$ cat design.v
module PC(
    input [31:0]npc,
    input clk,
    input rst_n,
    input stall_PC,
    output [31:0]pc
);
reg rst_n_reg;
reg [31:0]pc_reg;
assign pc=pc_reg;
always@(posedge clk)
begin
    rst_n_reg<=rst_n;    
end
always@(posedge clk or negedge rst_n)
begin
    if(~rst_n)
    begin
        pc_reg <= 0;
    end
    else if(~rst_n_reg)
    begin
        pc_reg <=0;
    end
    else if(stall_PC)
    begin
        pc_reg<=pc_reg;
    end
    else
    begin
        pc_reg <= npc;
    end
end
endmodule
module NPC(
    input [31:0]pc,
    input [31:0]c,
    input npc_op,
    output [31:0]pc_4,
    output [31:0]npc
);
reg [31:0]pc_4_reg;
reg [31:0]npc_reg;
assign pc_4=pc_4_reg;
assign npc=npc_reg;
always@(*)
begin
    pc_4_reg=pc+4;
end
always@(*)
begin
    case (npc_op)
        1'b0:
        begin
            npc_reg=pc+4;
        end 
        1'b1:
        begin
            npc_reg=c;
        end
        default: npc_reg=pc+4;
    endcase
end
endmodule
module RF(
    input [31:0]wD,
    input rst_n,
    input [4:0]wR,
    input [4:0]rR1,
    input [4:0]rR2,
    input we,
    input clk,
    output [31:0]rD1,
    output [31:0]rD2,
    output wire [31:0]rdata_19
);
reg [31:0]dataReg[31:0];
assign rD1 = (rR1 == 5'b0)?32'b0:dataReg[rR1];
assign rD2 = (rR2 == 5'b0)?32'b0:dataReg[rR2];
assign rdata_19 = dataReg[19];
always @(posedge clk or negedge rst_n) 
begin
    if(!rst_n)
    begin
        dataReg[0]  <= 32'b0;
        dataReg[1]  <= 32'b0;
        dataReg[2]  <= 32'b0;
        dataReg[3]  <= 32'b0;
        dataReg[4]  <= 32'b0;
        dataReg[5]  <= 32'b0;
        dataReg[6]  <= 32'b0;
        dataReg[7]  <= 32'b0;
        dataReg[8]  <= 32'b0;
        dataReg[9]  <= 32'b0;
        dataReg[10] <= 32'b0;
        dataReg[11] <= 32'b0;
        dataReg[12] <= 32'b0;
        dataReg[13] <= 32'b0;
        dataReg[14] <= 32'b0;
        dataReg[15] <= 32'b0;
        dataReg[16] <= 32'b0;
        dataReg[17] <= 32'b0;
        dataReg[18] <= 32'b0;
        dataReg[19] <= 32'b0;
        dataReg[20] <= 32'b0;
        dataReg[21] <= 32'b0;
        dataReg[22] <= 32'b0;
        dataReg[23] <= 32'b0;
        dataReg[24] <= 32'b0;
        dataReg[25] <= 32'b0;
        dataReg[26] <= 32'b0;
        dataReg[27] <= 32'b0;
        dataReg[28] <= 32'b0;
        dataReg[29] <= 32'b0;
        dataReg[30] <= 32'b0;
        dataReg[31] <= 32'b0;
    end
    else if(we && wR<32)
    begin
        dataReg[wR]<=wD;    
    end    
end
endmodule
module SEXT(
    input [24:0]din,
    input [2:0]sext_op,
    output [31:0]ext
);
reg [31:0] ext_reg;
assign ext=ext_reg;
always@(*)
begin
    case (sext_op)
        3'b000: 
        begin
            ext_reg={{20{din[24]}},din[24:13]};
        end
        3'b001: 
        begin
            ext_reg={{20{din[24]}},din[24:18],din[4:0]};
        end
        3'b010: 
        begin
            ext_reg={din[24:5],{12{1'b0}}};
        end
        3'b011: 
        begin
            ext_reg={{12{din[24]}},din[12:5],din[13],din[23:14],1'b0};
        end
        3'b100:
        begin
            ext_reg={{20{din[24]}},din[0],din[23:18],din[4:1],1'b0};
        end
        default: 
            ext_reg={{7{1'b0}},din[24:0]};
    endcase
end
endmodule
module Control(
    input [31:0]inst,
    input breq,
    input brlt,
    output npc_op,
    output rf_we,
    output brun,
    output asel,
    output bsel,
    output [1:0]wbsel,
    output dram_we,
    output [3:0]alu_op,
    output [2:0]sext_op,
    output reg rR1_use,
    output reg rR2_use
);
wire [10:0] op;
reg npc_op_reg;
reg rf_we_reg;
reg asel_reg;
reg bsel_reg;
reg [1:0]wbsel_reg;
reg dram_we_reg;
reg [3:0]alu_op_reg;
reg [2:0]sext_op_reg;
assign npc_op=npc_op_reg;
assign rf_we=rf_we_reg;
assign asel=asel_reg;
assign bsel=bsel_reg;
assign wbsel=wbsel_reg;
assign dram_we=dram_we_reg;
assign alu_op=alu_op_reg;
assign sext_op=sext_op_reg;
assign op = {inst[30],inst[14:12],inst[6:0]};
always@(*)
begin
    case (op)
        11'b00001100111:
        begin
            npc_op_reg=1;
        end
        11'b10001100111:
        begin
            npc_op_reg=1;
        end
        11'b00001100011:
        begin
            if (breq==1) 
            begin
                npc_op_reg=1;    
            end
            else
            begin
                npc_op_reg=0;
            end
        end
        11'b10001100011:
        begin
            if (breq==1) 
            begin
                npc_op_reg=1;    
            end
            else
            begin
                npc_op_reg=0;
            end
        end
        11'b00011100011:
        begin
            if (breq==1) 
            begin
                npc_op_reg=0;    
            end
            else
            begin
                npc_op_reg=1;
            end
        end
        11'b10011100011:
        begin
            if (breq==1) 
            begin
                npc_op_reg=0;    
            end
            else
            begin
                npc_op_reg=1;
            end
        end
        11'b01001100011:
        begin
            if (brlt==1) 
            begin
                npc_op_reg=1;    
            end
            else
            begin
                npc_op_reg=0;
            end
        end
        11'b11001100011:
        begin
            if (brlt==1) 
            begin
                npc_op_reg=1;    
            end
            else
            begin
                npc_op_reg=0;
            end
        end
        11'b01011100011:
        begin
            if (brlt==1) 
            begin
                npc_op_reg=0;    
            end
            else
            begin
                npc_op_reg=1;
            end
        end
        11'b11011100011:
        begin
            if (brlt==1) 
            begin
                npc_op_reg=0;    
            end
            else
            begin
                npc_op_reg=1;
            end
        end
        default:
        begin
            case (op[6:0])
                7'b1101111: 
                begin
                    npc_op_reg=1;
                end
                default: npc_op_reg=0;
            endcase
        end
    endcase
end
always@(*)
begin
    sext_op_reg=0;
    case(op)
        11'b00000110011:
        begin
            alu_op_reg=0;
            rf_we_reg=1;
            asel_reg=1;
            bsel_reg=0;
            dram_we_reg=0;
            wbsel_reg=1;
            rR1_use=1;
            rR2_use=1;
        end
        11'b10000110011:
        begin
            alu_op_reg=1;
            rf_we_reg=1;
            asel_reg=1;
            bsel_reg=0;
            dram_we_reg=0;
            wbsel_reg=1;
            rR1_use=1;
            rR2_use=1;
        end
        11'b01110110011:
        begin
            alu_op_reg=2;
            rf_we_reg=1;
            asel_reg=1;
            bsel_reg=0;
            dram_we_reg=0;
            wbsel_reg=1;
            rR1_use=1;
            rR2_use=1;
        end
        11'b01100110011:
        begin
            alu_op_reg=3;
            rf_we_reg=1;
            asel_reg=1;
            bsel_reg=0;
            dram_we_reg=0;
            wbsel_reg=1;
            rR1_use=1;
            rR2_use=1;
        end
        11'b01000110011:
        begin
            alu_op_reg=4;
            rf_we_reg=1;
            asel_reg=1;
            bsel_reg=0;
            dram_we_reg=0;
            wbsel_reg=1;
            rR1_use=1;
            rR2_use=1;
        end
        11'b00010110011:
        begin
            alu_op_reg=5;
            rf_we_reg=1;
            asel_reg=1;
            bsel_reg=0;
            dram_we_reg=0;
            wbsel_reg=1;
            rR1_use=1;
            rR2_use=1;
        end
        11'b01010110011:
        begin
            alu_op_reg=6;
            rf_we_reg=1;
            asel_reg=1;
            bsel_reg=0;
            dram_we_reg=0;
            wbsel_reg=1;
            rR1_use=1;
            rR2_use=1;
        end
        11'b11010110011:
        begin
            alu_op_reg=7;
            rf_we_reg=1;
            asel_reg=1;
            bsel_reg=0;
            dram_we_reg=0;
            wbsel_reg=1;
            rR1_use=1;
            rR2_use=1;
        end
        11'b00000010011:
        begin
            alu_op_reg=0;
            sext_op_reg=0;
            rf_we_reg=1;
            asel_reg=1;
            bsel_reg=1;
            dram_we_reg=0;
            wbsel_reg=1;
            rR1_use=1;
            rR2_use=0;
        end
        11'b10000010011:
        begin
            alu_op_reg=0;
            sext_op_reg=0;
            rf_we_reg=1;
            asel_reg=1;
            bsel_reg=1;
            dram_we_reg=0;
            wbsel_reg=1;
            rR1_use=1;
            rR2_use=0;
        end
        11'b01110010011:
        begin
            alu_op_reg=2;
            sext_op_reg=0;
            rf_we_reg=1;
            asel_reg=1;
            bsel_reg=1;
            dram_we_reg=0;
            wbsel_reg=1;
            rR1_use=1;
            rR2_use=0;
        end
        11'b11110010011:
        begin
            alu_op_reg=2;
            sext_op_reg=0;
            rf_we_reg=1;
            asel_reg=1;
            bsel_reg=1;
            dram_we_reg=0;
            wbsel_reg=1;
            rR1_use=1;
            rR2_use=0;
        end
        11'b01100010011:
        begin
            alu_op_reg=3;
            sext_op_reg=0;
            rf_we_reg=1;
            asel_reg=1;
            bsel_reg=1;
            dram_we_reg=0;
            wbsel_reg=1;
            rR1_use=1;
            rR2_use=0;
        end
        11'b11100010011:
        begin
            alu_op_reg=3;
            sext_op_reg=0;
            rf_we_reg=1;
            asel_reg=1;
            bsel_reg=1;
            dram_we_reg=0;
            wbsel_reg=1;
            rR1_use=1;
            rR2_use=0;
        end
        11'b01000010011:
        begin
            alu_op_reg=4;
            sext_op_reg=0;
            rf_we_reg=1;
            asel_reg=1;
            bsel_reg=1;
            dram_we_reg=0;
            wbsel_reg=1;
            rR1_use=1;
            rR2_use=0;
        end
        11'b11000010011:
        begin
            alu_op_reg=4;
            sext_op_reg=0;
            rf_we_reg=1;
            asel_reg=1;
            bsel_reg=1;
            dram_we_reg=0;
            wbsel_reg=1;
            rR1_use=1;
            rR2_use=0;
        end
        11'b00010010011:
        begin
            alu_op_reg=5;
            sext_op_reg=0;
            rf_we_reg=1;
            asel_reg=1;
            bsel_reg=1;
            dram_we_reg=0;
            wbsel_reg=1;
            rR1_use=1;
            rR2_use=0;
        end
        11'b01010010011:
        begin
            alu_op_reg=6;
            sext_op_reg=0;
            rf_we_reg=1;
            asel_reg=1;
            bsel_reg=1;
            dram_we_reg=0;
            wbsel_reg=1;
            rR1_use=1;
            rR2_use=0;
        end
        11'b11010010011:
        begin
            alu_op_reg=7;
            sext_op_reg=0;
            rf_we_reg=1;
            asel_reg=1;
            bsel_reg=1;
            dram_we_reg=0;
            wbsel_reg=1;
            rR1_use=1;
            rR2_use=0;
        end
        11'b00100000011:
        begin
            alu_op_reg=0;
            sext_op_reg=0;
            rf_we_reg=1;
            asel_reg=1;
            bsel_reg=1;
            dram_we_reg=0;
            wbsel_reg=2;
            rR1_use=1;
            rR2_use=0;
        end
        11'b10100000011:
        begin
            alu_op_reg=0;
            sext_op_reg=0;
            rf_we_reg=1;
            asel_reg=1;
            bsel_reg=1;
            dram_we_reg=0;
            wbsel_reg=2;
            rR1_use=1;
            rR2_use=0;
        end
        11'b00001100111:
        begin
            alu_op_reg=0;
            sext_op_reg=0;
            rf_we_reg=1;
            asel_reg=1;
            bsel_reg=1;
            dram_we_reg=0;
            wbsel_reg=0;
            rR1_use=1;
            rR2_use=0;
        end
        11'b10001100111:
        begin
            alu_op_reg=0;
            sext_op_reg=0;
            rf_we_reg=1;
            asel_reg=1;
            bsel_reg=1;
            dram_we_reg=0;
            wbsel_reg=0;
            rR1_use=1;
            rR2_use=0;
        end
        11'b00100100011:
        begin
            alu_op_reg=0;
            sext_op_reg=1;
            rf_we_reg=0;
            asel_reg=1;
            bsel_reg=1;
            dram_we_reg=1;
            wbsel_reg=1;
            rR1_use=1;
            rR2_use=1;
        end
        11'b10100100011:
        begin
            alu_op_reg=0;
            sext_op_reg=1;
            rf_we_reg=0;
            asel_reg=1;
            bsel_reg=1;
            dram_we_reg=1;
            wbsel_reg=1;
            rR1_use=1;
            rR2_use=1;
        end
        11'b00001100011:
        begin
            alu_op_reg=0;
            sext_op_reg=4;
            rf_we_reg=0;
            asel_reg=0;
            bsel_reg=1;
            dram_we_reg=0;
            wbsel_reg=1;
            rR1_use=1;
            rR2_use=1;
        end
        11'b10001100011:
        begin
            alu_op_reg=0;
            sext_op_reg=4;
            rf_we_reg=0;
            asel_reg=0;
            bsel_reg=1;
            dram_we_reg=0;
            wbsel_reg=1;
            rR1_use=1;
            rR2_use=1;
        end
        11'b00011100011:
        begin
            alu_op_reg=0;
            sext_op_reg=4;
            rf_we_reg=0;
            asel_reg=0;
            bsel_reg=1;
            dram_we_reg=0;
            wbsel_reg=1;
            rR1_use=1;
            rR2_use=1;
        end
        11'b10011100011:
        begin
            alu_op_reg=0;
            sext_op_reg=4;
            rf_we_reg=0;
            asel_reg=0;
            bsel_reg=1;
            dram_we_reg=0;
            wbsel_reg=1;
            rR1_use=1;
            rR2_use=1;
        end
        11'b01001100011:
        begin
            alu_op_reg=0;
            sext_op_reg=4;
            rf_we_reg=0;
            asel_reg=0;
            bsel_reg=1;
            dram_we_reg=0;
            wbsel_reg=1;
            rR1_use=1;
            rR2_use=1;
        end
        11'b11001100011:
        begin
            alu_op_reg=0;
            sext_op_reg=4;
            rf_we_reg=0;
            asel_reg=0;
            bsel_reg=1;
            dram_we_reg=0;
            wbsel_reg=1;
            rR1_use=1;
            rR2_use=1;
        end
        11'b01011100011:
        begin
            alu_op_reg=0;
            sext_op_reg=4;
            rf_we_reg=0;
            asel_reg=0;
            bsel_reg=1;
            dram_we_reg=0;
            wbsel_reg=1;
            rR1_use=1;
            rR2_use=1;
        end
        11'b11011100011:
        begin
            alu_op_reg=0;
            sext_op_reg=4;
            rf_we_reg=0;
            asel_reg=0;
            bsel_reg=1;
            dram_we_reg=0;
            wbsel_reg=1;
            rR1_use=1;
            rR2_use=1;
        end
        default:
        begin
            case (op[6:0])
                7'b0110111: 
                begin
                    alu_op_reg=8;
                    sext_op_reg=2;
                    rf_we_reg=1;
                    asel_reg=0;
                    bsel_reg=1;
                    dram_we_reg=0;
                    wbsel_reg=1;
                    rR1_use=0;
                    rR2_use=0;
                end
                7'b1101111: 
                begin
                    alu_op_reg=0;
                    sext_op_reg=3;
                    rf_we_reg=1;
                    asel_reg=0;
                    bsel_reg=1;
                    dram_we_reg=0;
                    wbsel_reg=0;
                    rR1_use=0;
                    rR2_use=0;
                end
                default:
                begin
                    alu_op_reg=15;
                    sext_op_reg=0;
                    rf_we_reg=0;
                    asel_reg=1;
                    bsel_reg=0;
                    dram_we_reg=0;
                    wbsel_reg=1;
                    rR1_use=0;
                    rR2_use=0;
                end
            endcase
        end
    endcase
end
endmodule
module BC(
    input [31:0]a,
    input [31:0]b,
    input BrUn,
    output BrEq,
    output BrLt
);
reg BrEq_reg;
reg BrLt_reg;
assign BrEq = BrEq_reg;
assign BrLt = BrLt_reg;
always@(*)
begin
    if(a==b)
    begin
        BrEq_reg = 1;
        BrLt_reg = 0;
    end
    else if($signed(a)<$signed(b))
    begin
        BrLt_reg = 1;
        BrEq_reg = 0;
    end
    else
    begin
        BrEq_reg = 0;
        BrLt_reg = 0;
    end
end
endmodule
module ALU(
    input [31:0]a,
    input [31:0]b,
    input [3:0]op,
    output [31:0]c
);
reg [31:0]c_reg;
wire [4:0] shift;
assign c=c_reg;
assign shift = b[4:0];
always@(*)
begin
    case(op)
        4'b0000:
        begin
            c_reg=a+b;
        end
        4'b0001:
        begin
            c_reg=a-b;
        end
        4'b0010:
        begin
            c_reg=a&b;
        end
        4'b0011:
        begin
            c_reg=a|b;
        end
        4'b0100:
        begin
            c_reg=a^b;
        end
        4'b0101:
        begin
            case(shift)
                5'd00: c_reg = a;
                5'd01: c_reg = a << 01;
                5'd02: c_reg = a << 02;
                5'd03: c_reg = a << 03;
                5'd04: c_reg = a << 04;
                5'd05: c_reg = a << 05;
                5'd06: c_reg = a << 06;
                5'd07: c_reg = a << 07;
                5'd08: c_reg = a << 08;
                5'd09: c_reg = a << 09;
                5'd10: c_reg = a << 10;
                5'd11: c_reg = a << 11;
                5'd12: c_reg = a << 12;
                5'd13: c_reg = a << 13;
                5'd14: c_reg = a << 14;
                5'd15: c_reg = a << 15;
                5'd16: c_reg = a << 16;
                5'd17: c_reg = a << 17;
                5'd18: c_reg = a << 18;
                5'd19: c_reg = a << 19;
                5'd20: c_reg = a << 20;
                5'd21: c_reg = a << 21;
                5'd22: c_reg = a << 22;
                5'd23: c_reg = a << 23;
                5'd24: c_reg = a << 24;
                5'd25: c_reg = a << 25;
                5'd26: c_reg = a << 26;
                5'd27: c_reg = a << 27;
                5'd28: c_reg = a << 28;
                5'd29: c_reg = a << 29;
                5'd30: c_reg = a << 30;
                5'd31: c_reg = a << 31;
                default: c_reg = a;
            endcase
        end
        4'b0110:
        begin
            case(shift)
                5'd00: c_reg = a;
                5'd01: c_reg = a >> 01;
                5'd02: c_reg = a >> 02;
                5'd03: c_reg = a >> 03;
                5'd04: c_reg = a >> 04;
                5'd05: c_reg = a >> 05;
                5'd06: c_reg = a >> 06;
                5'd07: c_reg = a >> 07;
                5'd08: c_reg = a >> 08;
                5'd09: c_reg = a >> 09;
                5'd10: c_reg = a >> 10;
                5'd11: c_reg = a >> 11;
                5'd12: c_reg = a >> 12;
                5'd13: c_reg = a >> 13;
                5'd14: c_reg = a >> 14;
                5'd15: c_reg = a >> 15;
                5'd16: c_reg = a >> 16;
                5'd17: c_reg = a >> 17;
                5'd18: c_reg = a >> 18;
                5'd19: c_reg = a >> 19;
                5'd20: c_reg = a >> 20;
                5'd21: c_reg = a >> 21;
                5'd22: c_reg = a >> 22;
                5'd23: c_reg = a >> 23;
                5'd24: c_reg = a >> 24;
                5'd25: c_reg = a >> 25;
                5'd26: c_reg = a >> 26;
                5'd27: c_reg = a >> 27;
                5'd28: c_reg = a >> 28;
                5'd29: c_reg = a >> 29;
                5'd30: c_reg = a >> 30;
                5'd31: c_reg = a >> 31;
                default: c_reg = a;
            endcase
        end
        4'b0111:
        begin
            case(shift)
                5'd00: c_reg = a;
                5'd01: c_reg = $signed(a) >>> 01;
                5'd02: c_reg = $signed(a) >>> 02;
                5'd03: c_reg = $signed(a) >>> 03;
                5'd04: c_reg = $signed(a) >>> 04;
                5'd05: c_reg = $signed(a) >>> 05;
                5'd06: c_reg = $signed(a) >>> 06;
                5'd07: c_reg = $signed(a) >>> 07;
                5'd08: c_reg = $signed(a) >>> 08;
                5'd09: c_reg = $signed(a) >>> 09;
                5'd10: c_reg = $signed(a) >>> 10;
                5'd11: c_reg = $signed(a) >>> 11;
                5'd12: c_reg = $signed(a) >>> 12;
                5'd13: c_reg = $signed(a) >>> 13;
                5'd14: c_reg = $signed(a) >>> 14;
                5'd15: c_reg = $signed(a) >>> 15;
                5'd16: c_reg = $signed(a) >>> 16;
                5'd17: c_reg = $signed(a) >>> 17;
                5'd18: c_reg = $signed(a) >>> 18;
                5'd19: c_reg = $signed(a) >>> 19;
                5'd20: c_reg = $signed(a) >>> 20;
                5'd21: c_reg = $signed(a) >>> 21;
                5'd22: c_reg = $signed(a) >>> 22;
                5'd23: c_reg = $signed(a) >>> 23;
                5'd24: c_reg = $signed(a) >>> 24;
                5'd25: c_reg = $signed(a) >>> 25;
                5'd26: c_reg = $signed(a) >>> 26;
                5'd27: c_reg = $signed(a) >>> 27;
                5'd28: c_reg = $signed(a) >>> 28;
                5'd29: c_reg = $signed(a) >>> 29;
                5'd30: c_reg = $signed(a) >>> 30;
                5'd31: c_reg = $signed(a) >>> 31;
                default: c_reg = a;
            endcase
        end
        4'b1000:
        begin
            c_reg=b;
        end
        default:c_reg=a;
    endcase
end
endmodule
module hazard_ctrl(
    input   [4:0] wR_EX,
    input   [4:0] wR_MEM,
    input   [4:0] wR_WB,
    input   rf_we_EX,
    input   rf_we_MEM,
    input   rf_we_WB,
    input   [4:0] rR1_ID,
    input   [4:0] rR2_ID,
    input   rR1_use,
    input   rR2_use,
    input   [31:0] pc4_EX,
    input   [31:0] c_EX,
    input   [31:0] wD_MEM,
    input   [31:0] wD_WB,
    input   [1:0] WBsel_EX,
    input   npc_op_EX,
    output  reg [31:0] rD1_fw,
    output  reg [31:0] rD2_fw,
    output  rD1_fw_op,
    output  rD2_fw_op,
    output  reg stall_PC,
    output  reg stall_IF_ID,
    output  reg flush_IF_ID,
    output  reg flush_ID_EX
);
wire [31:0] wD_EX = (WBsel_EX==0)?pc4_EX:c_EX;
wire r1_wb_hazard_EX,r1_wb_hazard_MEM,r1_wb_hazard_WB;
wire r2_wb_hazard_EX,r2_wb_hazard_MEM,r2_wb_hazard_WB;
assign rD1_fw_op=((r1_wb_hazard_EX&(WBsel_EX!=1))|r1_wb_hazard_MEM|r1_wb_hazard_WB);
assign rD2_fw_op=((r2_wb_hazard_EX&(WBsel_EX!=1))|r2_wb_hazard_MEM|r2_wb_hazard_WB);
assign r1_wb_hazard_EX = ((wR_EX==rR1_ID)&rf_we_EX&rR1_use&(wR_EX!=5'b0));
assign r1_wb_hazard_MEM= ((wR_MEM==rR1_ID)&rf_we_MEM&rR1_use&(wR_MEM!=5'b0));
assign r1_wb_hazard_WB = ((wR_WB==rR1_ID)&rf_we_WB&rR1_use&(wR_WB!=5'b0));
assign r2_wb_hazard_EX = ((wR_EX==rR2_ID)&rf_we_EX&rR2_use&(wR_EX!=5'b0));
assign r2_wb_hazard_MEM= ((wR_MEM==rR2_ID)&rf_we_MEM&rR2_use&(wR_MEM!=5'b0));
assign r2_wb_hazard_WB = ((wR_WB==rR2_ID)&rf_we_WB&rR2_use&(wR_WB!=5'b0));
always@(*)
begin
    if(r1_wb_hazard_EX) rD1_fw=wD_EX;
    else if(r1_wb_hazard_MEM) rD1_fw=wD_MEM;
    else if(r1_wb_hazard_WB) rD1_fw=wD_WB;
    else    rD1_fw=0;
end
always@(*)
begin
    if(r2_wb_hazard_EX) rD2_fw=wD_EX;
    else if(r2_wb_hazard_MEM) rD2_fw=wD_MEM;
    else if(r2_wb_hazard_WB) rD2_fw=wD_WB;
    else    rD2_fw=0;
end
wire load_hazard = ((r1_wb_hazard_EX | r2_wb_hazard_EX)&(WBsel_EX==1));
always@(*)
begin
    if(load_hazard) stall_PC=1;
    else    stall_PC=0;
end
always@(*)
begin
    if(load_hazard) stall_IF_ID=1;
    else    stall_IF_ID=0;
end
wire ctrl_hazard = npc_op_EX;
always@(*)
begin
    if(ctrl_hazard) flush_IF_ID=1;
    else    flush_IF_ID=0;
end
always@(*)
begin
    if(ctrl_hazard) flush_ID_EX=1;
    else if(load_hazard)    flush_ID_EX=1;
    else    flush_ID_EX=0;
end
endmodule
module Reg_IF_ID(
    input   clk,
    input   rst_n,
    input   [31:0]inst_IF,
    input   [31:0]pc_IF,
    input   [31:0]pc4_IF,
    input   stall_IF_ID,
    input   flush_IF_ID,
    output  reg [31:0]inst_ID,
    output  reg [31:0]pc_ID,
    output  reg [31:0]pc4_ID
);
always@(posedge clk or negedge rst_n)
begin
    if(~rst_n)
    begin
        inst_ID<=0;
    end
    else if(flush_IF_ID)
    begin
        inst_ID<=0;
    end
    else if(stall_IF_ID)
    begin
        inst_ID<=inst_ID;
    end
    else
    begin
        inst_ID<=inst_IF;
    end
end
always@(posedge clk or negedge rst_n)
begin
    if(~rst_n)
    begin
        pc_ID<=0;
    end
    else if(flush_IF_ID)
    begin
        pc_ID<=0;
    end
    else if(stall_IF_ID)
    begin
        pc_ID<=pc_ID;
    end
    else
    begin
        pc_ID<=pc_IF;
    end
end
always@(posedge clk or negedge rst_n)
begin
    if(~rst_n)
    begin
        pc4_ID<=0;
    end
    else if(flush_IF_ID)
    begin
        pc4_ID<=0;
    end
    else if(stall_IF_ID)
    begin
        pc4_ID<=pc4_ID;
    end
    else
    begin
        pc4_ID<=pc4_IF;
    end
end
endmodule
module Reg_ID_EX(
    input   clk,
    input   rst_n,
    input   [31:0]pc_ID,
    input   [31:0]pc4_ID,
    input   [31:0]rD1_ID,
    input   [31:0]rD2_ID,
    input   [31:0]ext_ID,
    input   [4:0]wR_ID,
    input   Bsel_ID,
    input   Asel_ID,
    input   [3:0]Alu_op_ID,
    input   RF_we_ID,
    input   Dram_we_ID,
    input   [1:0]WBsel_ID,
    input   npc_op_ID,
    input   flush_ID_EX,
    input   [31:0]rD1_fw,
    input   [31:0]rD2_fw,
    input   rD1_fw_op,
    input   rD2_fw_op,
    output  reg [31:0]pc_EX,
    output  reg [31:0]pc4_EX,
    output  reg [31:0]rD1_EX,
    output  reg [31:0]rD2_EX,
    output  reg [31:0]ext_EX,
    output  reg [4:0]wR_EX,
    output  reg Bsel_EX,
    output  reg Asel_EX,
    output  reg [3:0]Alu_op_EX,
    output  reg RF_we_EX,
    output  reg Dram_we_EX,
    output  reg [1:0]WBsel_EX,
    output  reg npc_op_EX
);
always@(posedge clk or negedge rst_n)
begin
    if(~rst_n)
    begin
        npc_op_EX<=0;
    end
    else
    begin
        npc_op_EX<=npc_op_ID;
    end
end
always@(posedge clk or negedge rst_n)
begin
    if(~rst_n)
    begin
        WBsel_EX<=0;
    end
    else if(flush_ID_EX)
    begin
        WBsel_EX<=0;
    end
    else
    begin
        WBsel_EX<=WBsel_ID;
    end
end
always@(posedge clk or negedge rst_n)
begin
    if(~rst_n)
    begin
        Dram_we_EX<=0;
    end
    else if(flush_ID_EX)
    begin
        Dram_we_EX<=0;
    end
    else
    begin
        Dram_we_EX<=Dram_we_ID;
    end
end
always@(posedge clk or negedge rst_n)
begin
    if(~rst_n)
    begin
        RF_we_EX<=0;
    end
    else if(flush_ID_EX)
    begin
        RF_we_EX<=0;
    end
    else
    begin
        RF_we_EX<=RF_we_ID;
    end
end
always@(posedge clk or negedge rst_n)
begin
    if(~rst_n)
    begin
        Alu_op_EX<=0;
    end
    else if(flush_ID_EX)
    begin
        Alu_op_EX<=0;
    end
    else
    begin
        Alu_op_EX<=Alu_op_ID;
    end
end
always@(posedge clk or negedge rst_n)
begin
    if(~rst_n)
    begin
        Asel_EX<=0;
    end
    else
    begin
        Asel_EX<=Asel_ID;
    end
end
always@(posedge clk or negedge rst_n)
begin
    if(~rst_n)
    begin
        Bsel_EX<=0;
    end
    else
    begin
        Bsel_EX<=Bsel_ID;
    end
end
always@(posedge clk or negedge rst_n)
begin
    if(~rst_n)
    begin
        wR_EX<=0;
    end
    else
    begin
        wR_EX<=wR_ID;
    end
end
always@(posedge clk or negedge rst_n)
begin
    if(~rst_n)
    begin
        pc_EX<=0;
    end
    else
    begin
        pc_EX<=pc_ID;
    end
end
always@(posedge clk or negedge rst_n)
begin
    if(~rst_n)
    begin
        pc4_EX<=0;
    end
    else
    begin
        pc4_EX<=pc4_ID;
    end
end
always@(posedge clk or negedge rst_n)
begin
    if(~rst_n)
    begin
        rD1_EX<=0;
    end
    else if(rD1_fw_op)
    begin
        rD1_EX<=rD1_fw;
    end
    else
    begin
        rD1_EX<=rD1_ID;
    end
end
always@(posedge clk or negedge rst_n)
begin
    if(~rst_n)
    begin
        rD2_EX<=0;
    end
    else if(rD2_fw_op)
    begin
        rD2_EX<=rD2_fw;
    end
    else
    begin
        rD2_EX<=rD2_ID;
    end
end
always@(posedge clk or negedge rst_n)
begin
    if(~rst_n)
    begin
        ext_EX<=0;
    end
    else
    begin
        ext_EX<=ext_ID;
    end
end
endmodule
module Reg_EX_MEM(
    input   clk,
    input   rst_n,
    input   [31:0]pc4_EX,
    input   [31:0]c_EX,
    input   [31:0]rD2_EX,
    input   [4:0]wR_EX,
    input   RF_we_EX,
    input   Dram_we_EX,
    input   [1:0]WBsel_EX,
    output  reg [31:0] pc4_MEM,
    output  reg [31:0] c_MEM,
    output  reg [31:0] rD2_MEM,
    output  reg [4:0] wR_MEM,
    output  reg RF_we_MEM,
    output  reg Dram_we_MEM,
    output  reg [1:0] WBsel_MEM
);
always@(posedge clk or negedge rst_n)
begin
    if(~rst_n)
    begin
        rD2_MEM<=0;
    end
    else
    begin
        rD2_MEM<=rD2_EX;
    end
end
always@(posedge clk or negedge rst_n)
begin
    if(~rst_n)
    begin
        pc4_MEM<=0;
    end
    else
    begin
        pc4_MEM<=pc4_EX;
    end
end
always@(posedge clk or negedge rst_n)
begin
    if(~rst_n)
    begin
        c_MEM<=0;
    end
    else
    begin
        c_MEM<=c_EX;
    end
end
always@(posedge clk or negedge rst_n)
begin
    if(~rst_n)
    begin
        wR_MEM<=0;
    end
    else
    begin
        wR_MEM<=wR_EX;
    end
end
always@(posedge clk or negedge rst_n)
begin
    if(~rst_n)
    begin
        RF_we_MEM<=0;
    end
    else
    begin
        RF_we_MEM<=RF_we_EX;
    end
end
always@(posedge clk or negedge rst_n)
begin
    if(~rst_n)
    begin
        Dram_we_MEM<=0;
    end
    else
    begin
        Dram_we_MEM<=Dram_we_EX;
    end
end
always@(posedge clk or negedge rst_n)
begin
    if(~rst_n)
    begin
        WBsel_MEM<=0;
    end
    else
    begin
        WBsel_MEM<=WBsel_EX;
    end
end
endmodule
module Reg_MEM_WB(
    input   clk,
    input   rst_n,
    input   [31:0]RF_wd_MEM,
    input   [4:0]wR_MEM,
    input   RF_we_MEM,
    output  reg [31:0] RF_wd_WB,
    output  reg [4:0] wR_WB,
    output  reg RF_we_WB
);
always@(posedge clk or negedge rst_n)
begin
    if(~rst_n)
    begin
        RF_wd_WB<=0;
    end
    else
    begin
        RF_wd_WB<=RF_wd_MEM;
    end
end
always@(posedge clk or negedge rst_n)
begin
    if(~rst_n)
    begin
        wR_WB<=0;
    end
    else
    begin
        wR_WB<=wR_MEM;
    end
end
always@(posedge clk or negedge rst_n)
begin
    if(~rst_n)
    begin
        RF_we_WB<=0;
    end
    else
    begin
        RF_we_WB<=RF_we_MEM;
    end
end
endmodule
module cpu_top(
    input wire clk,
    input wire rst_n,
    input wire [31:0] rData,
    input wire [31:0] inst,
    output wire [31:0] pc,
    output wire [31:0] display,
    output wire [31:0] addr,
    output wire [31:0] wData,
    output wire wen,
    output wire [31:0] rdata_19
);
wire [31:0] rdata_19_out;
assign rdata_19 = rdata_19_out;
assign display = inst;
wire [31:0] npc;
wire npc_op;
wire [31:0] pc_4;
wire [2:0] sext_op;
wire [31:0] ext;
wire rf_we;
wire [31:0] regData_1;
wire [31:0] regData_2;
wire [31:0] regData_wb;
wire brun;
wire breq;
wire brlt;
wire bsel;
wire asel;
wire [31:0] alu_a;
wire [31:0] alu_b;
wire [31:0] alu_c;
wire [3:0] alu_op;
wire dram_we;
wire [31:0] dram_rd;
wire [1:0] wbsel;
assign alu_a = (Asel_EX_con==1)?rD1_EX_con:pc_EX_con;
assign alu_b = (Bsel_EX_con==1)?ext_EX_con:rD2_EX_con;
assign regData_wb = (WBsel_MEM_con==0)?pc4_MEM_con:((WBsel_MEM_con==1)?c_MEM_con:dram_rd);
assign addr=c_MEM_con;
assign wData=rD2_MEM_con;
assign wen = Dram_we_MEM_con;
assign dram_rd=rData;
wire [31:0]inst_ID_con;
wire [31:0]pc_ID_con,pc_EX_con;
wire [31:0]pc4_ID_con,pc4_EX_con,pc4_MEM_con;
wire [31:0]rD1_EX_con,rD2_EX_con,rD2_MEM_con;
wire [31:0]ext_EX_con;
wire [4:0]wR_EX_con,wR_MEM_con,wR_WB_con;
wire Asel_EX_con,Bsel_EX_con;
wire [3:0]Alu_op_EX_con;
wire RF_we_EX_con,RF_we_MEM_con,RF_we_WB_con;
wire Dram_we_EX_con,Dram_we_MEM_con;
wire [1:0]WBsel_EX_con,WBsel_MEM_con;
wire [31:0]c_MEM_con;
wire [31:0]RF_wd_WB_con;
wire [31:0]rD1_fw_con,rD2_fw_con;
wire stall_PC_con,stall_IF_ID_con;
wire flush_IF_ID_con,flush_ID_EX_con;
wire rD1_fw_op_con,rD2_fw_op_con;
wire rR1_use_con,rR2_use_con;
wire npc_op_EX_con;
hazard_ctrl U_hazard_ctrl(
    .wR_EX(wR_EX_con),
    .wR_MEM(wR_MEM_con),
    .wR_WB(wR_WB_con),
    .rf_we_EX(RF_we_EX_con),
    .rf_we_MEM(RF_we_MEM_con),
    .rf_we_WB(RF_we_WB_con),
    .rR1_ID(inst_ID_con[19:15]),
    .rR2_ID(inst_ID_con[24:20]),
    .pc4_EX(pc4_EX_con),
    .c_EX(alu_c),
    .wD_MEM(regData_wb),
    .wD_WB(RF_wd_WB_con),
    .WBsel_EX(WBsel_EX_con),
    .npc_op_EX(npc_op_EX_con),
    .rR1_use(rR1_use_con),
    .rR2_use(rR2_use_con),
    .rD1_fw(rD1_fw_con),
    .rD2_fw(rD2_fw_con),
    .rD1_fw_op(rD1_fw_op_con),
    .rD2_fw_op(rD2_fw_op_con),
    .stall_PC(stall_PC_con),
    .stall_IF_ID(stall_IF_ID_con),
    .flush_IF_ID(flush_IF_ID_con),
    .flush_ID_EX(flush_ID_EX_con)
);
NPC npcImpl(
    .pc(pc),
    .c(alu_c),
    .npc_op(npc_op_EX_con),
    .pc_4(pc_4),
    .npc(npc)
);
PC pcImpl(
    .pc(pc),
    .clk(clk),
    .rst_n(rst_n),
    .stall_PC(stall_PC_con),
    .npc(npc)
);
Reg_IF_ID U_Reg_IF_ID(
    .clk(clk),
    .rst_n(rst_n),
    .inst_IF(inst),
    .pc_IF(pc),
    .pc4_IF(pc_4),
    .stall_IF_ID(stall_IF_ID_con),
    .flush_IF_ID(flush_IF_ID_con),
    .inst_ID(inst_ID_con),
    .pc_ID(pc_ID_con),
    .pc4_ID(pc4_ID_con)
);
RF rfImpl(
    .wD(RF_wd_WB_con),
    .wR(wR_WB_con),
    .rR1(inst_ID_con[19:15]),
    .rR2(inst_ID_con[24:20]),
    .we(RF_we_WB_con),
    .clk(clk),
    .rst_n(rst_n),
    .rD1(regData_1),
    .rD2(regData_2),
    .rdata_19(rdata_19_out)
);
SEXT sextImpl(
    .din(inst_ID_con[31:7]),
    .sext_op(sext_op),
    .ext(ext)
);
Reg_ID_EX U_Reg_ID_EX(
    .clk(clk),
    .rst_n(rst_n),
    .pc_ID(pc_ID_con),
    .pc4_ID(pc4_ID_con),
    .rD1_ID(regData_1),
    .rD2_ID(regData_2),
    .ext_ID(ext),
    .wR_ID(inst_ID_con[11:7]),
    .Bsel_ID(bsel),
    .Asel_ID(asel),
    .Alu_op_ID(alu_op),
    .RF_we_ID(rf_we),
    .Dram_we_ID(dram_we),
    .WBsel_ID(wbsel),
    .npc_op_ID(npc_op),
    .flush_ID_EX(flush_ID_EX_con),
    .rD1_fw(rD1_fw_con),
    .rD2_fw(rD2_fw_con),
    .rD1_fw_op(rD1_fw_op_con),
    .rD2_fw_op(rD2_fw_op_con),
    .npc_op_EX(npc_op_EX_con),
    .pc_EX(pc_EX_con),
    .pc4_EX(pc4_EX_con),
    .rD1_EX(rD1_EX_con),
    .rD2_EX(rD2_EX_con),
    .ext_EX(ext_EX_con),
    .wR_EX(wR_EX_con),
    .Bsel_EX(Bsel_EX_con),
    .Asel_EX(Asel_EX_con),
    .Alu_op_EX(Alu_op_EX_con),
    .RF_we_EX(RF_we_EX_con),
    .Dram_we_EX(Dram_we_EX_con),
    .WBsel_EX(WBsel_EX_con)
);
BC bcImpl(
    .a(regData_1),
    .b(regData_2),
    .BrUn(brun),
    .BrEq(breq),
    .BrLt(brlt)
);
ALU aluImpl(
    .a(alu_a),
    .b(alu_b),
    .op(Alu_op_EX_con),
    .c(alu_c)
);
Reg_EX_MEM U_Reg_EX_MEM(
    .clk(clk),
    .rst_n(rst_n),
    .pc4_EX(pc4_EX_con),
    .c_EX(alu_c),
    .rD2_EX(rD2_EX_con),
    .wR_EX(wR_EX_con),
    .RF_we_EX(RF_we_EX_con),
    .Dram_we_EX(Dram_we_EX_con),
    .WBsel_EX(WBsel_EX_con),
    .pc4_MEM(pc4_MEM_con),
    .c_MEM(c_MEM_con),
    .rD2_MEM(rD2_MEM_con),
    .wR_MEM(wR_MEM_con),
    .RF_we_MEM(RF_we_MEM_con),
    .Dram_we_MEM(Dram_we_MEM_con),
    .WBsel_MEM(WBsel_MEM_con)
);
Reg_MEM_WB U_Reg_MEM_WB(
    .clk(clk),
    .rst_n(rst_n),
    .RF_wd_MEM(regData_wb),
    .wR_MEM(wR_MEM_con),
    .RF_we_MEM(RF_we_MEM_con),
    .RF_wd_WB(RF_wd_WB_con),
    .wR_WB(wR_WB_con),
    .RF_we_WB(RF_we_WB_con)
);
Control controlImpl(
    .inst(inst_ID_con),
    .breq(breq),
    .brlt(brlt),
    .npc_op(npc_op),
    .rf_we(rf_we),
    .brun(brun),
    .asel(asel),
    .bsel(bsel),
    .wbsel(wbsel),
    .dram_we(dram_we),
    .alu_op(alu_op),
    .sext_op(sext_op),
    .rR1_use(rR1_use_con),
    .rR2_use(rR2_use_con)
);
endmodule
$ cat run.sh
#!/bin/bash
# the make line also repeats each setting of config.mk as NAME=value (left out here)
make -C /OpenROAD-flow-scripts/flow DESIGN_CONFIG=/design/flow/config.mk WORK_HOME=/design/flow/orfs CLKGATE_MAP_FILE= finish
$ cat config.mk
export PLATFORM = sky130hd
export DESIGN_NAME = cpu_top
export DESIGN_NICKNAME = cpu_top
export VERILOG_FILES = /design/flow/design.v
export SDC_FILE = /design/flow/constraint.sdc
export NUM_CORES = 4
export LEC_CHECK = 0
export CAP_MARGIN = 20
export CORE_MARGIN = 2
export CORE_UTILIZATION = 62
export CTS_CLUSTER_DIAMETER = 354
export PLACE_DENSITY = 0.38
export SLEW_MARGIN = 20
$ cat constraint.sdc
create_clock -name core_clock -period 4.74 [get_ports {clk}]
set_input_delay 0.9480 -clock core_clock [delete_from_list [all_inputs] [get_ports {clk}]]
set_output_delay 0.9480 -clock core_clock [all_outputs]
set_load 0.01 [all_outputs]
==> reports/metrics.cfg, run 1 <==
[logic_synthesis]
synthAdderAreaFrac = 0.0210
ys_sh_aoi = 0.219
top_cell = dfrtp_1
synth-area-yosys_um2 = 80200
logic_family = AND-OR/OR-AND gates
ys_sh_simple = 0.0972
common_cells = dfrtp_1 (1439), mux2_2 (1005), a22oi_1 (664), nand2_1 (586), clkbuf_1 (569)
syn_inst = 7772
synth_flops = 1441
yosysWarnings = 13
largest_area_cell = dfrtp_1
ys_async_sr_fraction = 0.999
ys_sh_mux = 0.156
ys_types = 112
syn-cell-area_um2 = 80200
syn_area_per_cell_um2 = 10.3
yosys_cells = 7772
ys_seq_share = 0.450
ys_sh_xor = 0.0104
syn-num-nets = 7972
synth_top_flop_cell = dfrtp_1
yosysTopAreaCellShare = 0.449
area_leaders = dfrtp_1 (45%), mux2_2 (14%), a22oi_1 (6.2%)
synth-edff-count = 0

[status]
status = stopped before the end
error = [ERROR GRT-0116] Global routing finished with congestion. Check the congestion regions in the DRC Viewer.
haltStage = global routing

[clock_tree]
numCtsBuffers = 147
hold_buffers = 0
clock_path_buffers = 3
cts.sinks = 1441
htree_levels = 4
cts_root_buf = clkbuf_16

[die]
fp_util = 0.626
die_area_um2 = 132000
core_um2 = 128000
die_h_um = 364
die_w_um = 364
num_rows = 131
io_pins = 227

[placed_design]
port_buffers = 226
pre_cts_slack_ns = -0.661
gp_congestion = 1.39
dp_hpwl_um = 316000
dpl.cell_count = 10020

[grt]
track_usage = 0.788
grt_overflow_total = 222

[routing by layer]
metal  global-route usage  GRT overflow
met2                0.923            96
met4                0.758           117
met1                0.795             2
met5                0.407             1
met3                0.671             6
[repair_timing]
item | 4_1_cts
gates resized | 60
pin swaps | 22
setup endpoints to repair | 67
endpoints found under the hold margin | 0
buffers inserted | 18
[through the flow]
step                cell area [um2]  power [mW]  setup TNS, ns
floorplan                     80200        14.3              0
global placement              92000        16.3          -5.07
detailed placement            92000        16.3          -7.58
CTS                           97700        28.6          -1.24
==> run 2: changes to the inputs <==
CORE_UTILIZATION = 68   (was 62)
CTS_CLUSTER_SIZE = 98   (was default)
TNS_END_PERCENT = 10   (was default)
==> run 2 against run 1 <==
The flow again stops in global routing. Synthesized area is the same. Synthesized cell count is the same. Die area shrank 8.7%.
==> reports/metrics.cfg, run 2 <==
[logic_synthesis]
syn_inst = 7772  ; unchanged
ys_sh_xor = 0.0104  ; unchanged
syn_area_per_cell_um2 = 10.3  ; unchanged
logic_family = AND-OR/OR-AND gates
yosysTopAreaCellShare = 0.449  ; unchanged
ys_async_sr_fraction = 0.999  ; unchanged
ys_sh_aoi = 0.219  ; unchanged
synth_top_flop_cell = dfrtp_1
ys_sh_simple = 0.0972  ; unchanged
ys_seq_share = 0.450  ; unchanged
yosysWarnings = 13  ; unchanged
yosys_cells = 7772  ; unchanged
largest_area_cell = dfrtp_1
synthAdderAreaFrac = 0.0210  ; unchanged
area_leaders = dfrtp_1 (45%), mux2_2 (14%), a22oi_1 (6.2%)
top_cell = dfrtp_1
ys_sh_mux = 0.156  ; unchanged
common_cells = dfrtp_1 (1439), mux2_2 (1005), a22oi_1 (664), nand2_1 (586), clkbuf_1 (569)
ys_types = 112  ; unchanged
synth-area-yosys_um2 = 80200  ; unchanged
synth_flops = 1441  ; unchanged
synth-edff-count = 0  ; unchanged
syn-cell-area_um2 = 80200  ; unchanged
syn-num-nets = 7972  ; unchanged

[die]
core_um2 = 117000  ; -9.0%
die_w_um = 347  ; -4.5%
die_area_um2 = 121000  ; -8.7%
fp_util = 0.688  ; +0.0618
io_pins = 227  ; unchanged
die_h_um = 347  ; -4.5%
num_rows = 125  ; -4.6%

[clock_tree]
clock_path_buffers = 3  ; unchanged
numCtsBuffers = 18  ; -88%
htree_levels = 1  ; -3
cts.sinks = 1441  ; unchanged
cts_root_buf = clkbuf_16

[placed_design]
port_buffers = 226  ; unchanged
dpl.cell_count = 9506  ; -5.1%
dp_hpwl_um = 272000  ; -14%
gp_congestion = 1.42  ; +2.5%

[status]
status = stopped before the end
haltStage = global routing
error = [ERROR GRT-0116] Global routing finished with congestion. Check the congestion regions in the DRC Viewer.

[grt]
track_usage = 0.765
grt_overflow_total = 144

-- run 2: per-stage QoR --
stage	hold WS (ns)	area (um2)	TNS, ns	worst slack (ns)
after floorplan	0.331	80200	0	0.00738
after CTS	0.124	89500	-0.248	-0.135
after detailed placement	0.350	88900	-2.65	-0.237
after global placement	0.345	88900	-1.73	-0.243
-- run 2: repair_timing --
action,in CTS
setup buffers,1
hold buffers,0
setup endpoints to repair,24
pin swaps,5
resized,16
-- run 2: layer usage --
| layer | track usage | GRT overflow |
|---|---|---|
| met4 | 0.669 | 51 |
| met2 | 0.896 | 55 |
| met1 | 0.802 | 12 |
| met3 | 0.642 | 24 |
| met5 | 0.431 | 2 |
==> run 3: changes to the inputs <==
CORE_UTILIZATION = 58   (was 68)
CTS_CLUSTER_DIAMETER = 371   (was 354)
CTS_CLUSTER_SIZE = default   (was 98)
PLACE_DENSITY = default   (was 0.38)
SETUP_SLACK_MARGIN = -0.27   (was default)
TNS_END_PERCENT = default   (was 10)
clock period = 4.34 ns   (was 4.74 ns; I/O delays follow)
==> run 3 against run 2 <==
The flow again stops in global routing. Synthesized area did not move. Die area rose by 17%. Synthesized cell count did not move.
==> reports/metrics.cfg, run 3 <==
[logic_synthesis]
synthAdderAreaFrac = 0.0210  ; unchanged
area_leaders = dfrtp_1 (45%), mux2_2 (14%), a22oi_1 (6.2%)
syn_area_per_cell_um2 = 10.3  ; unchanged
largest_area_cell = dfrtp_1
synth-area-yosys_um2 = 80200  ; unchanged
synth_top_flop_cell = dfrtp_1
common_cells = dfrtp_1 (1439), mux2_2 (1005), a22oi_1 (664), nand2_1 (586), clkbuf_1 (569)
ys_types = 112  ; unchanged
synth_flops = 1441  ; unchanged
ys_seq_share = 0.450  ; unchanged
yosysTopAreaCellShare = 0.449  ; unchanged
yosysWarnings = 13  ; unchanged
yosys_cells = 7772  ; unchanged
synth-edff-count = 0  ; unchanged
syn_inst = 7772  ; unchanged
syn-num-nets = 7972  ; unchanged
ys_sh_aoi = 0.219  ; unchanged
ys_sh_xor = 0.0104  ; unchanged
ys_sh_simple = 0.0972  ; unchanged
top_cell = dfrtp_1
ys_async_sr_fraction = 0.999  ; unchanged
ys_sh_mux = 0.156  ; unchanged
syn-cell-area_um2 = 80200  ; unchanged
logic_family = AND-OR/OR-AND gates

[clock_tree]
htree_levels = 4  ; +3
cts.sinks = 1441  ; unchanged
numCtsBuffers = 148  ; +130
clock_path_buffers = 3  ; unchanged
cts_root_buf = clkbuf_16

[grt]
grt_overflow_total = 18
track_usage = 0.775

[die]
die_h_um = 376  ; +8.2%
die_area_um2 = 141000  ; +17%
io_pins = 227  ; unchanged
core_um2 = 137000  ; +18%
num_rows = 136  ; +8.8%
fp_util = 0.584  ; -0.104
die_w_um = 376  ; +8.2%

[placed_design]
dp_hpwl_um = 335000  ; +23%
port_buffers = 226  ; unchanged
gp_congestion = 1.31  ; -7.5%
dpl-instance-area_um2 = 95100  ; +7.0%

[status]
status = stopped before the end
haltStage = global routing
error = [ERROR GRT-0116] Global routing finished with congestion. Check the congestion regions in the DRC Viewer.

==> run 3: stage by stage <==
stage / setup slack (ns) / cells
after floorplan: -0.264 / 7772
after detailed placement: -0.885 / 10413
after global placement: -0.870 / 10413
after CTS: -0.322 / 10708
==> run 3: what timing repair did <==
| action | CTS |
|---|---|
| resized | 83 |
| pin swaps | 45 |
| buffers inserted | 31 |
| endpoints found under the hold margin | 33 |
| hold buffers | 1 |
| endpoints found under the setup margin | 80 |
==> run 3: metal layers <==
| metal | GRT overflow | track usage |
|---|---|---|
| met5 | 0 | 0.393 |
| met4 | 13 | 0.742 |
| met3 | 0 | 0.653 |
| met2 | 5 | 0.914 |
| met1 | 0 | 0.783 |
==> run 4: changes to the inputs <==
CORE_UTILIZATION = 30   (was 58)
CTS_CLUSTER_DIAMETER = default   (was 371)
PLACE_DENSITY = 0.38   (was default)
SETUP_SLACK_MARGIN = 0.2   (was -0.27)
clock period = 7.41 ns   (was 4.34 ns; I/O delays follow)
==> run 4 against run 3 <==
Now clean on timing, DRC and antenna. Synthesized cell count did not move. Synthesized area did not move. Die area rose by 92%.
==> reports/metrics.cfg, run 4 <==
[status]
status = timing/DRC/antenna clean

[placed_design]
gp_congestion = 1.06  ; -19%
port_buffers = 226  ; unchanged
dpl-instance-area_um2 = 88800  ; -6.7%
pre_cts_slack_ns = 0.872  ; +1.76 ns
dp_hpwl_um = 378000  ; +13%

[drt]
drtIter0Drc = 11919
routedWlPerCell_um = 48.1
ant_nets = 0
routed_wl_um = 558000
viasPerCell = 6.75
routed-via-count = 78246
drc = 0
drtPass1Iterations = 10

[power_and_ir_drop]
cellPowerDensity_nw_per_um2 = 205
pg_comb_mw = 2.09
power_frac_comb = 0.107
pg_seq_mw = 8.21
p_sw_frac = 0.286
p_int_mw = 13.9
power.switching_mw = 5.55
clock_net_power_mw = 9.14
pwr-share-seq = 0.423
largestPowerGroup = clock
vdd.ir_drop.worst_uv = 172
pwr-share-clk = 0.470
p_leak_nw = 41.8

[logic_synthesis]
synth-area-yosys_um2 = 80200  ; unchanged
ys_sh_mux = 0.156  ; unchanged
ys_types = 112  ; unchanged
syn_inst = 7772  ; unchanged
ys_sh_simple = 0.0972  ; unchanged
syn_area_per_cell_um2 = 10.3  ; unchanged
ys_sh_xor = 0.0104  ; unchanged
top_cell = dfrtp_1
syn-cell-area_um2 = 80200  ; unchanged
synth-edff-count = 0  ; unchanged
area_leaders = dfrtp_1 (45%), mux2_2 (14%), a22oi_1 (6.2%)
yosysTopAreaCellShare = 0.449  ; unchanged
synth_top_flop_cell = dfrtp_1
ys_seq_share = 0.450  ; unchanged
yosysWarnings = 13  ; unchanged
yosys_cells = 7772  ; unchanged
common_cells = dfrtp_1 (1439), mux2_2 (1005), a22oi_1 (664), nand2_1 (586), clkbuf_1 (569)
largest_area_cell = dfrtp_1
synth_flops = 1441  ; unchanged
ys_async_sr_fraction = 0.999  ; unchanged
syn-num-nets = 7972  ; unchanged
logic_family = AND-OR/OR-AND gates
synthAdderAreaFrac = 0.0210  ; unchanged
ys_sh_aoi = 0.219  ; unchanged

[worst_setup_path]
worstSetupPathType = reg -> reg
crit_family = simple AND/OR/NAND/NOR gates
critical_path.endpoint = U_Reg_ID_EX.npc_op_EX$_DFF_PN0_
slowest_stage = nor2_4
endpoint_kind = flip-flop
cp-startpoint = U_Reg_IF_ID.inst_ID[16]$_DFFE_PN0P_
critPathLaunchType = flip-flop
r2r_end = U_Reg_ID_EX.npc_op_EX$_DFF_PN0_
crit_chain = nand3_1, nor2_4, buf_4, a22o_1, a221oi_1, nand4_1, nor3_1, nor2_1, ha_1, nand4_1, nor3_1, nand3_1, a211oi_2, nor3_1, mux2i_1, nand3_1
ff2ff_setup_slack_ns = 0.65
r2r.worst_path.cells = 16
required_ns = 8.12
critPathMaxFanout = 14
max_stage_delay_ns = 1.06
reg2reg_from = U_Reg_IF_ID.inst_ID[16]$_DFFE_PN0P_
crit_arrival_ns = 7.47
critPathBufInv = 1
crit_cells = 16

[die]
die_area_um2 = 271000  ; +92%
die_h_um = 521  ; +39%
io_pins = 227  ; unchanged
die_w_um = 521  ; +39%
num_rows = 189  ; +39%
fp_util = 0.302  ; -0.282
core_um2 = 266000  ; +93%

[sta]
period_needed_ns = 6.76
slew_violations = 0
skew_ns = 0.108
rsz0062_at_grt = false
finalClockPeriodUsage = 0.912
layout_setup_ws_ns = 0.654
fin_setup_tns_ns = 0
hold_ws_ns = 0.343
worst_pin_slew_ns = 1.31
slew_headroom = 0.125
hold_viol_final = 0
setup_viol = 0
max_freq_ghz = 0.148

[grt]
grt_max_degree = 148
track_usage = 0.399
grt_overflow_total = 0
antenna_found_initial = 44
first_global_vias = 76010
grt_pass1_wl_um = 736000

[min_path]
hold_path_class = reg -> reg
whs_endpoint = U_Reg_ID_EX.pc4_EX[13]$_DFF_PN0_
hp-start = U_Reg_IF_ID.pc4_ID[13]$_DFFE_PN0P_
holdPathStages = 0

[flow_run]
log.warning_count = 81
max_cap_viol_count = 0

[clock_tree]
post_cts_resized = 0  ; -100%
clock_path_buffers = 4  ; +1
cts.sinks = 1441  ; unchanged
cts_root_buf = clkbuf_16
cts_setup_buffers = 0  ; -100%
cts_tree = built
numCtsBuffers = 183  ; +24%
hold_buffers = 0  ; -1
htree_levels = 4  ; unchanged
insertion_delay_ns = 0.90
clk_pin_slew_ns = 0.06

[layout]
final_cell_area_um2 = 94800
synthToLayoutAreaGrowth_pct = 18.3
layout.nets = 8090

## run 4: final cells by class
type | count | area (um2)
Tap cell | 3533 | 4420
Inverter | 103 | 392
Clock inverter | 55 | 567
Sequential cell | 1441 | 36100
Clock buffer | 265 | 5360
Antenna cell | 40 | 100
Timing Repair Buffer | 731 | 6650
Fill cell | 26737 | 171000
Multi-Input combinational cell | 5430 | 41300
## run 4: per-layer routing
metal	global-route usage	up-vias	part of all wire
met5	0	-	0.00027
met4	0.295	24	0.090
met3	0.0990	1882	0.090
met2	0.618	5667	0.44
met1	0.480	40697	0.38
li1	-	29976	-
## run 4: through the flow
step	util	instances	power [mW]
global route	0.357	11577	19.9
CTS	0.357	11555	19.5
floorplan	-	7772	9.11
finish	0.357	11598	19.4
detailed placement	0.334	11235	10.4
global placement	0.334	11226	10.4
==> run 5: changes to the inputs <==
ABC_AREA = 1   (was default)
CORE_UTILIZATION = 44   (was 30)
SETUP_SLACK_MARGIN = default   (was 0.2)
clock period = 5.8 ns   (was 7.41 ns; I/O delays follow)
==> run 5 against run 4 <==
Now fails the layout checks on negative setup slack. Via count grew 19%. Hold slack lost 0.20 ns. Worst setup slack lost 0.77 ns. Core utilization grew 15 points. Sequential power grew 27%. Synthesized cell count grew 42%. Power grew 24%. Global-route usage grew 14 points. Critical path type unchanged. Final area is essentially flat.
==> reports/metrics.cfg, run 5 <==
[status]
status = complete, but fails checks
violatedChecks = negative setup slack

[logic_synthesis]
synth-edff-count = 0  ; unchanged
yosysTopAreaCellShare = 0.437  ; -0.0118
yosys_cells = 11026  ; +42%
ys_async_sr_fraction = 0.999  ; unchanged
top_cell = nand2_1
ys_seq_share = 0.438  ; -0.0118
ys_sh_xor = 0.00575  ; -0.00463
synth_flops = 1441  ; unchanged
ys_sh_simple = 0.258  ; +0.161
syn_area_per_cell_um2 = 7.47  ; -28%
yosysWarnings = 13  ; unchanged
synth_top_flop_cell = dfrtp_1
synthAdderAreaFrac = 0.0205  ; -0.000551
ys_types = 74  ; -34%
ys_sh_aoi = 0.195  ; -0.0238
syn_inst = 11026  ; +42%
largest_area_cell = dfrtp_1
syn-num-nets = 11226  ; +41%
logic_family = simple AND/OR/NAND/NOR gates
syn-cell-area_um2 = 82300  ; +2.7%
ys_sh_mux = 0  ; -0.156
common_cells = nand2_1 (3316), o21ai_0 (1474), dfrtp_1 (1439), inv_1 (811), nor2_1 (644)
synth-area-yosys_um2 = 82300  ; +2.7%
area_leaders = dfrtp_1 (44%), nand2_1 (15%), o21ai_0 (9.0%)

[grt]
antenna_found_initial = 55  ; +25%
track_usage = 0.534  ; +0.135
grt_pass1_wl_um = 711000  ; -3.4%
first_global_vias = 86453  ; +14%
grt_max_degree = 142  ; -4.1%
grt_overflow_total = 0  ; unchanged

[layout]
final_core_utilization = 0.511  ; +0.154
fill_cells = 18027  ; -33%
layout.nets = 11421  ; +41%
synthToLayoutAreaGrowth_pct = 15.3
final_cell_area_um2 = 94900  ; about the same

[sta]
slew_headroom = 0.136  ; +0.0109
slew_violations = 0  ; unchanged
skew_ns = 0.0626  ; -0.0458 ns
rsz0062_at_grt = false
finalClockPeriodUsage = 1.02  ; +0.108
layout_setup_ws_ns = -0.116  ; -0.770 ns
period_needed_ns = 5.92  ; -0.840 ns
hold_viol_final = 0  ; unchanged
max_freq_ghz = 0.169  ; +14%
setup_viol = 1  ; +1
worst_pin_slew_ns = 1.30  ; -0.0133 ns
fin_setup_tns_ns = -0.116  ; -0.116 ns
hold_ws_ns = 0.140  ; -0.203 ns

[power_and_ir_drop]
power_frac_comb = 0.112  ; +0.005
clock_net_power_mw = 11.0  ; +20%
pwr-share-seq = 0.433  ; +0.010
p_leak_nw = 42.7  ; +2.1%
pg_seq_mw = 10.4  ; +27%
finalPower_mw = 24.1  ; +24%
cellPowerDensity_nw_per_um2 = 254  ; +24%
pg_comb_mw = 2.71  ; +30%
p_int_mw = 17.2  ; +24%
vdd.ir_drop.worst_uv = 243  ; +41%
largestPowerGroup = clock
p_sw_frac = 0.287  ; +0.00188
pwr-share-clk = 0.455  ; -0.015
power.switching_mw = 6.93  ; +25%

[worst_setup_path]
cp-startpoint = U_Reg_IF_ID.inst_ID[18]$_DFFE_PN0P_
crit_cells = 21  ; +5
critPathBufInv = 7  ; +6
max_stage_delay_ns = 0.87  ; -0.19 ns
critPathMaxFanout = 7  ; -7
worstSetupPathType = reg -> reg
slowest_stage = a22oi_1
ff2ff_setup_slack_ns = -0.12  ; -0.77 ns
critPathLaunchType = flip-flop
critical_path.endpoint = U_Reg_ID_EX.npc_op_EX$_DFF_PN0_
crit_family = simple AND/OR/NAND/NOR gates
crit_arrival_ns = 6.62  ; -0.85 ns
required_ns = 6.50  ; -1.62 ns
crit_chain = inv_1, nand2_1, inv_2, nand2_1, inv_2, a22oi_1, nand4_1, nor3_1, buf_4, a21oi_1, ha_1, nand2_1, inv_1, nand3_1, nor4_1, nand3_1, buf_4, nand3_1, o21ai_0, inv_1, nand4_1
endpoint_kind = flip-flop
reg2reg_from = U_Reg_IF_ID.inst_ID[18]$_DFFE_PN0P_
r2r.worst_path.cells = 21  ; +5
r2r_end = U_Reg_ID_EX.npc_op_EX$_DFF_PN0_

[placed_design]
dpl-instance-area_um2 = 89100  ; +0.40%
gp_congestion = 1.17  ; +10%
dp_hpwl_um = 372000  ; -1.7%
port_buffers = 226  ; unchanged

[clock_tree]
cts.sinks = 1441  ; unchanged
hold_buffers = 0  ; unchanged
cts_setup_buffers = 0  ; unchanged
numCtsBuffers = 159  ; -13%
post_cts_resized = 0  ; unchanged
clk_pin_slew_ns = 0.06  ; about the same
clock_path_buffers = 3  ; -1
cts_root_buf = clkbuf_16
htree_levels = 4  ; unchanged
insertion_delay_ns = 0.89  ; about the same
cts_tree = built

[drt]
drtPass1Iterations = 19  ; +9
routed-via-count = 93167  ; +19%
routed_wl_um = 520000  ; -6.8%
viasPerCell = 6.72  ; -0.34%
drtIter0Drc = 17386  ; +46%
ant_nets = 0  ; unchanged
routedWlPerCell_um = 37.5  ; -22%
drc = 0  ; unchanged

[flow_run]
log.warning_count = 82  ; +1.2%
max_cap_viol_count = 0  ; unchanged

[die]
num_rows = 158  ; -16%
fp_util = 0.443  ; +0.142
core_um2 = 186000  ; -30%
die_h_um = 437  ; -16%
die_w_um = 437  ; -16%
die_area_um2 = 191000  ; -30%
io_pins = 227  ; unchanged

[min_path]
hold_path_class = in -> async

## run 5: metrics by stage
stage	std cells	setup slack [ns]
6_report	13857	-0.116
4_1_cts	13820	0.339
2_1_floorplan	11026	1.63
5_1_grt	13828	0.0372
3_5_place_dp	13534	0.383
3_3_place_gp	13534	0.296
## run 5: final cells by class
cell class	count	area [um2]	area share
antenna	31	77.6	0.000817
clock buffer	217	4530	0.0477
clock inverter	69	1080	0.0113
inverter	859	3240	0.0341
multi-input combinational	7933	39800	0.419
sequential	1441	36100	0.380
tap	2480	3100	0.0327
timing repair buffer	827	7080	0.0746
## run 5: routing by layer
metal  wire length, um  track usage  vias up  part of all wire
met1            171000        0.599    44279              0.33
met4             67600        0.526       22              0.13
met2            213000        0.767     8473              0.41
met3             68500        0.203     2718              0.13
met5               200      0.00101        -           0.00038
li1                  -            -    37675                 -
==> run 6: changes to the inputs <==
ABC_AREA = default   (was 1)
CORE_UTILIZATION = 30   (was 44)
clock period = 8.32 ns   (was 5.8 ns; I/O delays follow)
==> run 6 against run 5 <==
The run now finishes clean. Highest routed layer unchanged. Clock power is 28% lower. Count of clock-buffer cells in the layout is 45 higher. Maximum frequency is 11% lower. Largest cell class unchanged. Synthesized area is 2.6% lower. Largest power group unchanged.
==> reports/metrics.cfg, run 6 <==
[power_and_ir_drop]
p_sw_frac = 0.287  ; -0.000585
clock_net_power_mw = 7.94  ; -28%
largestPowerGroup = clock
pg_comb_mw = 1.85  ; -32%
pwr-share-seq = 0.428  ; -0.005
p_leak_nw = 41.4  ; -3.0%
pg_seq_mw = 7.31  ; -30%
power.switching_mw = 4.90  ; -29%
p_int_mw = 12.2  ; -29%
cellPowerDensity_nw_per_um2 = 182  ; -28%
vdd.ir_drop.worst_uv = 154  ; -37%
pwr-share-clk = 0.464  ; +0.009
power_frac_comb = 0.108  ; -0.004

[die]
fp_util = 0.302  ; -0.142
num_rows = 189  ; +20%
die_area_um2 = 271000  ; +42%
io_pins = 227  ; unchanged
core_um2 = 266000  ; +43%
die_w_um = 521  ; +19%
die_h_um = 521  ; +19%

[drt]
drtIter0Drc = 11753  ; -32%
drc = 0  ; unchanged
routed-via-count = 78299  ; -16%
routed_wl_um = 564000  ; +8.5%
drtPass1Iterations = 10  ; -9
ant_nets = 0  ; unchanged
viasPerCell = 6.79  ; +1.0%
routedWlPerCell_um = 48.9  ; +30%

[sta]
slew_violations = 0  ; unchanged
period_needed_ns = 6.67  ; +0.753 ns
hold_viol_final = 0  ; unchanged
max_freq_ghz = 0.150  ; -11%
slew_headroom = 0.132  ; -0.00399
worst_pin_slew_ns = 1.30  ; +0.00599 ns
skew_ns = 0.108  ; +0.0451 ns
fin_setup_tns_ns = 0  ; +0.116 ns
rsz0062_at_grt = false
setup_viol = 0  ; -1
finalClockPeriodUsage = 0.802  ; -0.218

[logic_synthesis]
ys_sh_xor = 0.0104  ; +0.00463
largest_area_cell = dfrtp_1
ys_sh_mux = 0.156  ; +0.156
common_cells = dfrtp_1 (1439), mux2_2 (1005), a22oi_1 (664), nand2_1 (586), clkbuf_1 (569)
synth_flops = 1441  ; unchanged
ys_sh_aoi = 0.219  ; +0.0238
syn_inst = 7772  ; -30%
synthAdderAreaFrac = 0.0210  ; +0.000551
syn_area_per_cell_um2 = 10.3  ; +38%
syn-cell-area_um2 = 80200  ; -2.6%
area_leaders = dfrtp_1 (45%), mux2_2 (14%), a22oi_1 (6.2%)
yosysTopAreaCellShare = 0.449  ; +0.0118
yosysWarnings = 13  ; unchanged
top_cell = dfrtp_1
syn-num-nets = 7972  ; -29%
ys_seq_share = 0.450  ; +0.0118
ys_types = 112  ; +51%
yosys_cells = 7772  ; -30%
synth_top_flop_cell = dfrtp_1
synth-edff-count = 0  ; unchanged
synth-area-yosys_um2 = 80200  ; -2.6%
ys_async_sr_fraction = 0.999  ; unchanged
ys_sh_simple = 0.0972  ; -0.161
logic_family = AND-OR/OR-AND gates

[worst_setup_path]
crit_family = simple AND/OR/NAND/NOR gates
slowest_stage = dfrtp_1
max_stage_delay_ns = 0.84  ; -0.03 ns
crit_arrival_ns = 7.40  ; +0.78 ns
cp-startpoint = U_Reg_IF_ID.inst_ID[19]$_DFFE_PN0P_
critPathBufInv = 1  ; -6
r2r.worst_path.cells = 16  ; -24%
endpoint_kind = flip-flop
ff2ff_setup_slack_ns = 1.65  ; +1.77 ns
critical_path.endpoint = U_Reg_ID_EX.npc_op_EX$_DFF_PN0_
crit_cells = 16  ; -24%
crit_chain = nand2_1, nor2_4, buf_4, a22o_1, a221oi_1, nand4_1, nor3_1, nor2_1, ha_1, nand4_1, or2_2, nor4_1, nor2_1, a32o_1, a211oi_1, nand3_1
worstSetupPathType = reg -> reg
r2r_end = U_Reg_ID_EX.npc_op_EX$_DFF_PN0_
required_ns = 9.05  ; +2.55 ns
reg2reg_from = U_Reg_IF_ID.inst_ID[19]$_DFFE_PN0P_
critPathMaxFanout = 20  ; +13
critPathLaunchType = flip-flop

[status]
status = timing/DRC/antenna clean

[clock_tree]
clock_path_buffers = 4  ; +1
numCtsBuffers = 182  ; +14%
insertion_delay_ns = 0.91  ; +0.02 ns
cts_tree = built
cts.sinks = 1441  ; unchanged
post_cts_resized = 0  ; unchanged
htree_levels = 4  ; unchanged
cts_root_buf = clkbuf_16
clk_pin_slew_ns = 0.06  ; about the same
cts_setup_buffers = 0  ; unchanged
hold_buffers = 0  ; unchanged

[grt]
antenna_found_initial = 45  ; -18%
track_usage = 0.404  ; -0.131
grt_pass1_wl_um = 744000  ; +4.6%
grt_overflow_total = 0  ; unchanged
first_global_vias = 75756  ; -12%
grt_max_degree = 167  ; +18%

[min_path]
hp-start = U_Reg_ID_EX.Dram_we_EX$_DFF_PN0_
whs_endpoint = U_Reg_EX_MEM.Dram_we_MEM$_DFF_PN0_
hold_path_class = reg -> reg
holdPathStages = 0

[layout]
final_core_utilization = 0.355  ; -0.157
synthToLayoutAreaGrowth_pct = 17.4
layout.nets = 8035  ; -30%
fill_cells = 26486  ; +47%

[placed_design]
port_buffers = 226  ; unchanged
gp_congestion = 1.02  ; -13%
dp_hpwl_um = 379000  ; +1.8%

[flow_run]
log.warning_count = 84  ; +2.4%
max_cap_viol_count = 0  ; unchanged

run 6: routing by layer:
metal	part of all wire	track usage
met1	0.39	0.501
met2	0.44	0.621
met3	0.088	0.0934
met4	0.084	0.280
met5	0.00017	0
run 6: stage by stage:
step	setup WS, ns	instances	hold slack, ns	area [um2]	power (mW)
4_1_cts	1.71	11498	0.353	94000	17.2
3_3_place_gp	1.11	11178	0.336	88100	9.22
3_5_place_dp	1.76	11183	0.336	88300	9.21
2_1_floorplan	3.18	7772	0.331	80200	8.11
5_1_grt	1.29	11502	0.369	94100	17.5
6_report	1.65	11525	0.353	94100	17.1
run 6: cell type report:
type                            count  area (um2)  share of cell area
Antenna cell                       26        65.1            0.000691
Sequential cell                  1441       36100               0.383
Multi-Input combinational cell   5430       41300               0.439
Clock inverter                     53         558             0.00593
Timing Repair Buffer              677        6120              0.0651
Inverter                          103         392             0.00416
Tap cell                         3533        4420              0.0470
Clock buffer                      262        5200              0.0552
Power is estimated from default activity; no workload was simulated.
